==> run E: inputs <==
==> flow/design.v (excerpt) <==
module top(
        clk, reset, up, down, hsync, vsync, rgb, pmod_switch, pause_switch,
         MISO, SW, SS, MOSI, SCLK, LED, an, seg
    );
clock: 3.0 ns
lec_check: 0
cap_margin: 25
cell_pad_in_sites_detail_placement: 0
core_aspect_ratio: 1.05
core_margin: 2
core_utilization: 32
cts_cluster_diameter: 155
gpl_routability_driven: 1
max_routing_layer: met4
min_routing_layer: met2
place_density_lb_addon: 0.09
slew_margin: 20
run.sh (not shown) runs the stock make flow with config.mk's settings and CLKGATE_MAP_FILE=.
==> inputs of run A, as changes to run E <==
CAP_MARGIN = 20   (was 25)
CELL_PAD_IN_SITES_DETAIL_PLACEMENT = not set   (was 0)
CORE_ASPECT_RATIO = not set   (was 1.05)
CORE_UTILIZATION = 72   (was 32)
CTS_CLUSTER_DIAMETER = 54   (was 155)
GPL_ROUTABILITY_DRIVEN = not set   (was 1)
MAX_ROUTING_LAYER = not set   (was met4)
MIN_ROUTING_LAYER = not set   (was met2)
PLACE_DENSITY = 0.35   (was not set)
PLACE_DENSITY_LB_ADDON = not set   (was 0.09)
SETUP_SLACK_MARGIN = 2.09   (was not set)
==> flow/constraint.sdc (replaced) <==
create_clock -name core_clock -period 7.06 [get_ports {clk}]
set_input_delay 1.4120 -clock core_clock [delete_from_list [all_inputs] [get_ports {clk}]]
set_output_delay 1.4120 -clock core_clock [all_outputs]
set_load 0.01 [all_outputs]
==> inputs of run B, as changes to run E <==
CAP_MARGIN = 20   (was 25)
CELL_PAD_IN_SITES_DETAIL_PLACEMENT = not set   (was 0)
CORE_ASPECT_RATIO = not set   (was 1.05)
CORE_UTILIZATION = 40   (was 32)
CTS_CLUSTER_DIAMETER = not set   (was 155)
GPL_ROUTABILITY_DRIVEN = not set   (was 1)
MAX_ROUTING_LAYER = not set   (was met4)
MIN_ROUTING_LAYER = not set   (was met2)
PLACE_DENSITY_LB_ADDON = not set   (was 0.09)
==> flow/constraint.sdc (replaced) <==
create_clock -name core_clock -period 5.12 [get_ports {clk}]
set_input_delay 1.0240 -clock core_clock [delete_from_list [all_inputs] [get_ports {clk}]]
set_output_delay 1.0240 -clock core_clock [all_outputs]
set_load 0.01 [all_outputs]
==> run summary <==
flow finished, numbers: Final Net Count=roughly 1700, Endpoint, Worst Hold=btReset.r2, fraction of power consumed by combinational cells=2.3%, clock tree cell share of total cell area=5.79%, CP max stage delay=0.59 ns, vertical die dimension=191 µm, Worst EP arrival=4.90 ns, power attributed to combinational cells=96.9 µW, slowest library cell on the worst path=dfxtp_1, result of the run=no timing/DRC/antenna violations, die width=about 190 µm, setup TNS=0 ns, share of the final layout cell area in multi-input gates=51.7%, met2 Track Usage GR=around 29%, count of filler cells inserted in the layout=3413, Wirelength per Cell=between 10 and 15 µm, total of cells resized after clock tree synthesis=0, initial standard-cell utilization of the core=between 40% and 50%, die area=0.0365 mm²
(the above is from run B)
==> run summary <==
flow finished, numbers: initial standard-cell utilization of the core=between 70% and 80%, Final Net Count=1738, result of the run=no timing/DRC/antenna violations, CP max stage delay=roughly 0.80 ns, vertical die dimension=143 µm, Wirelength per Cell=~16 µm, total of cells resized after clock tree synthesis=0, Endpoint, Worst Hold=btnU.r3, die width=143 µm, power attributed to combinational cells=71.4 µW, Worst EP arrival=4.82 ns, clock tree cell share of total cell area=6.18%, fraction of power consumed by combinational cells=approximately 2.3%
(the above is from run A)
==> run summary <==
flow finished, numbers: violated checks=negative setup slack, count of filler cells inserted in the layout=4398, met2 Track Usage GR=30.8%, clock tree cell share of total cell area=6.50%, power attributed to combinational cells=approximately 190 µW, die area=0.0454 mm², result of the run=failed layout checks, CP max stage delay=0.41 ns, final tally of setup violations=19, total of cells resized after clock tree synthesis=31, initial standard-cell utilization of the core=32.4%, setup TNS=-4.91 ns, Final Net Count=1884, minimum setup slack in the final design=-0.360 ns, fraction of power consumed by combinational cells=2.4%
(the above is from run E)


==> run a: inputs <==
top again, from the RTL that the note above started with.
Settings: LEC_CHECK=0, ABC_AREA=0, CAP_MARGIN=20, CORE_MARGIN=2, CORE_UTILIZATION=21, CTS_CLUSTER_SIZE=69, MIN_ROUTING_LAYER=met1, PLACE_DENSITY_LB_ADDON=0.25, SETUP_SLACK_MARGIN=-0.28, SLEW_MARGIN=5; clock period 4.32 ns.
==> run b (differences from run a) <==
ABC_AREA = 1   (was 0)
CORE_UTILIZATION = 72   (was 21)
CTS_CLUSTER_SIZE = default   (was 69)
MIN_ROUTING_LAYER = default   (was met1)
PLACE_DENSITY_LB_ADDON = default   (was 0.25)
SETUP_SLACK_MARGIN = 0.46   (was -0.28)
SLEW_MARGIN = 20   (was 5)
==> flow/constraint.sdc (replaced) <==
create_clock -name core_clock -period 3.11 [get_ports {clk}]
set_input_delay 0.6220 -clock core_clock [delete_from_list [all_inputs] [get_ports {clk}]]
set_output_delay 0.6220 -clock core_clock [all_outputs]
set_load 0.01 [all_outputs]
==> run c (differences from run a) <==
ABC_AREA = default   (was 0)
CORE_UTILIZATION = 51   (was 21)
CTS_CLUSTER_SIZE = default   (was 69)
MIN_ROUTING_LAYER = default   (was met1)
PLACE_DENSITY_LB_ADDON = default   (was 0.25)
SETUP_SLACK_MARGIN = default   (was -0.28)
SLEW_MARGIN = 20   (was 5)
==> flow/constraint.sdc (replaced) <==
create_clock -name core_clock -period 5.12 [get_ports {clk}]
set_input_delay 1.0240 -clock core_clock [delete_from_list [all_inputs] [get_ports {clk}]]
set_output_delay 1.0240 -clock core_clock [all_outputs]
set_load 0.01 [all_outputs]
==> run d (differences from run a) <==
ABC_AREA = default   (was 0)
CAP_MARGIN = 10   (was 20)
CORE_UTILIZATION = 20   (was 21)
CTS_CLUSTER_SIZE = default   (was 69)
HOLD_SLACK_MARGIN = 0.15   (was default)
MAX_ROUTING_LAYER = met4   (was default)
MIN_ROUTING_LAYER = default   (was met1)
PLACE_DENSITY_LB_ADDON = default   (was 0.25)
SETUP_SLACK_MARGIN = 1.22   (was -0.28)
SLEW_MARGIN = 10   (was 5)
==> flow/constraint.sdc (replaced) <==
create_clock -name core_clock -period 6.83 [get_ports {clk}]
set_input_delay 1.3660 -clock core_clock [delete_from_list [all_inputs] [get_ports {clk}]]
set_output_delay 1.3660 -clock core_clock [all_outputs]
set_load 0.01 [all_outputs]
==> qor summary <==
Vias in the first global route: run a 10900; run d 10500; run b 12200; run c 10400
Number of buffers created by CTS: run a 31; run d 30; run b 27; run c 29
Worst-margin pin slew: run a 0.946 ns; run d 1.05 ns; run b 0.731 ns; run c 0.995 ns
Unrepaired setup endpoints after global routing: run a -; run d false; run b true; run c false
Sink of the worst hold path: run a btReset.r3; run d btnU.r3; run b btnU.r2; run c btnD.r2
Combinational fraction of design power: run a 0.022; run d 0.021; run b 0.028; run c 0.022
Number of warnings the tools reported: run a 53; run d 53; run b 58; run c 53
Buffers, non-clock: run a 71; run d 47; run b 101; run c 52
Netlist Area Pre-Place: run a 14000 um2; run d 14000 um2; run b 14100 um2; run c 14000 um2
Non-clock inverter count in the final layout: run a 81; run d 81; run b 252; run c 81
Layout multi-input combinational cell count: run a 1187; run d 1187; run b 1343; run c 1187
Worst hold margin: run a 0.316 ns; run d 0.325 ns; run b 0.328 ns; run c 0.326 ns
Crit path DRT: run a 4.85 ns; run d 7.33 ns; run b 3.56 ns; run c 5.61 ns
Top-count cell post-synth: run a sky130_fd_sc_hd__dfxtp_1; run d sky130_fd_sc_hd__dfxtp_1; run b sky130_fd_sc_hd__nand2_1; run c sky130_fd_sc_hd__dfxtp_1
Run status: run a finished clean; run d finished clean; run b finished clean; run c finished clean
Min setup slack post-route: run a 0.161 ns; run d 2.40 ns; run b 0.228 ns; run c 0.814 ns
Global router's overall resource usage: run a 0.101; run d 0.0905; run b 0.326; run c 0.214


==> trial 66: inputs <==
top again, from the RTL that the note above started with.
make LEC_CHECK=0 CAP_MARGIN=20 CELL_PAD_IN_SITES_GLOBAL_PLACEMENT=3 CORE_MARGIN=2 CORE_UTILIZATION=42 CTS_CLUSTER_SIZE=92 GPL_ROUTABILITY_DRIVEN=0 HOLD_SLACK_MARGIN=0.12 MAX_ROUTING_LAYER=met4 MIN_ROUTING_LAYER=met1 SLEW_MARGIN=20 TNS_END_PERCENT=30 finish   # period 6.97 ns
==> inputs of trial 25, as changes to trial 66 <==
- CELL_PAD_IN_SITES_GLOBAL_PLACEMENT: 3 -> unset
- CORE_UTILIZATION: 42 -> 72
- CTS_CLUSTER_DIAMETER: unset -> 54
- CTS_CLUSTER_SIZE: 92 -> unset
- GPL_ROUTABILITY_DRIVEN: 0 -> unset
- HOLD_SLACK_MARGIN: 0.12 -> unset
- MAX_ROUTING_LAYER: met4 -> unset
- MIN_ROUTING_LAYER: met1 -> unset
- PLACE_DENSITY: unset -> 0.35
- SETUP_SLACK_MARGIN: unset -> -0.55
- TNS_END_PERCENT: 30 -> unset
==> flow/constraint.sdc (replaced) <==
create_clock -name core_clock -period 7.06 [get_ports {clk}]
set_input_delay 1.4120 -clock core_clock [delete_from_list [all_inputs] [get_ports {clk}]]
set_output_delay 1.4120 -clock core_clock [all_outputs]
set_load 0.01 [all_outputs]
==> inputs of trial 78, as changes to trial 66 <==
- ABC_AREA: unset -> 1
- CELL_PAD_IN_SITES_GLOBAL_PLACEMENT: 3 -> unset
- CORE_UTILIZATION: 42 -> 69
- CTS_CLUSTER_DIAMETER: unset -> 54
- CTS_CLUSTER_SIZE: 92 -> unset
- GPL_ROUTABILITY_DRIVEN: 0 -> unset
- HOLD_SLACK_MARGIN: 0.12 -> unset
- MAX_ROUTING_LAYER: met4 -> unset
- MIN_ROUTING_LAYER: met1 -> unset
- SETUP_SLACK_MARGIN: unset -> 1.92
- TNS_END_PERCENT: 30 -> unset
==> flow/constraint.sdc (replaced) <==
create_clock -name core_clock -period 7.81 [get_ports {clk}]
set_input_delay 1.5620 -clock core_clock [delete_from_list [all_inputs] [get_ports {clk}]]
set_output_delay 1.5620 -clock core_clock [all_outputs]
set_load 0.01 [all_outputs]
==> inputs of trial 97, as changes to trial 66 <==
- CAP_MARGIN: 20 -> 35
- CELL_PAD_IN_SITES_DETAIL_PLACEMENT: unset -> 0
- CELL_PAD_IN_SITES_GLOBAL_PLACEMENT: 3 -> unset
- CORE_UTILIZATION: 42 -> 72
- CTS_CLUSTER_SIZE: 92 -> unset
- GPL_TIMING_DRIVEN: unset -> 1
- HOLD_SLACK_MARGIN: 0.12 -> unset
- MAX_ROUTING_LAYER: met4 -> unset
- SETUP_SLACK_MARGIN: unset -> -0.43
- SLEW_MARGIN: 20 -> 0
- TNS_END_PERCENT: 30 -> unset
==> flow/constraint.sdc (replaced) <==
create_clock -name core_clock -period 5.6 [get_ports {clk}]
set_input_delay 1.1200 -clock core_clock [delete_from_list [all_inputs] [get_ports {clk}]]
set_output_delay 1.1200 -clock core_clock [all_outputs]
set_load 0.01 [all_outputs]
==> results <==
Result of the run: trial 66 complete, no violations; trial 25 complete, no violations; trial 78 complete, no violations; trial 97 complete, no violations
Most numerous cell in the Yosys netlist: trial 66 dfxtp_1; trial 25 dfxtp_1; trial 78 nand2_1; trial 97 dfxtp_1
Met3 track utilization from global routing: trial 66 2.80%; trial 25 4.07%; trial 78 4.44%; trial 97 3.77%
Share of final layout cell area taken by clock buffers and inverters: trial 66 6.83%; trial 25 6.18%; trial 78 6.17%; trial 97 6.38%
Final wirelength: trial 66 33100 um; trial 25 31200 um; trial 78 32700 um; trial 97 31100 um
#MultiIn Comb: trial 66 1187; trial 25 1187; trial 78 1343; trial 97 1187
First-pass GRT wire length: trial 66 55500 um; trial 25 52000 um; trial 78 54800 um; trial 97 51900 um
Critical Path Fanout Max: trial 66 17; trial 25 13; trial 78 50; trial 97 14
Clock-pin transition on the worst setup and hold timing paths: trial 66 0.06 ns; trial 25 0.06 ns; trial 78 0.06 ns; trial 97 0.07 ns
Number of different library cells in the post-synthesis netlist: trial 66 91; trial 25 91; trial 78 58; trial 97 91
Most frequent cell on the critical path: trial 66 a21oi_1; trial 25 ha_1; trial 78 -; trial 97 ha_1
Met3 WL: trial 66 1020 um; trial 25 1590 um; trial 78 1770 um; trial 97 1770 um
Floorplan utilization: trial 66 42.8%; trial 25 74.1%; trial 78 70.0%; trial 97 74.1%
Clk ins delay skew pair: trial 66 0.59 ns; trial 25 0.56 ns; trial 78 0.57 ns; trial 97 0.55 ns
No activity file was given, so power comes from the tool's default toggle rates.
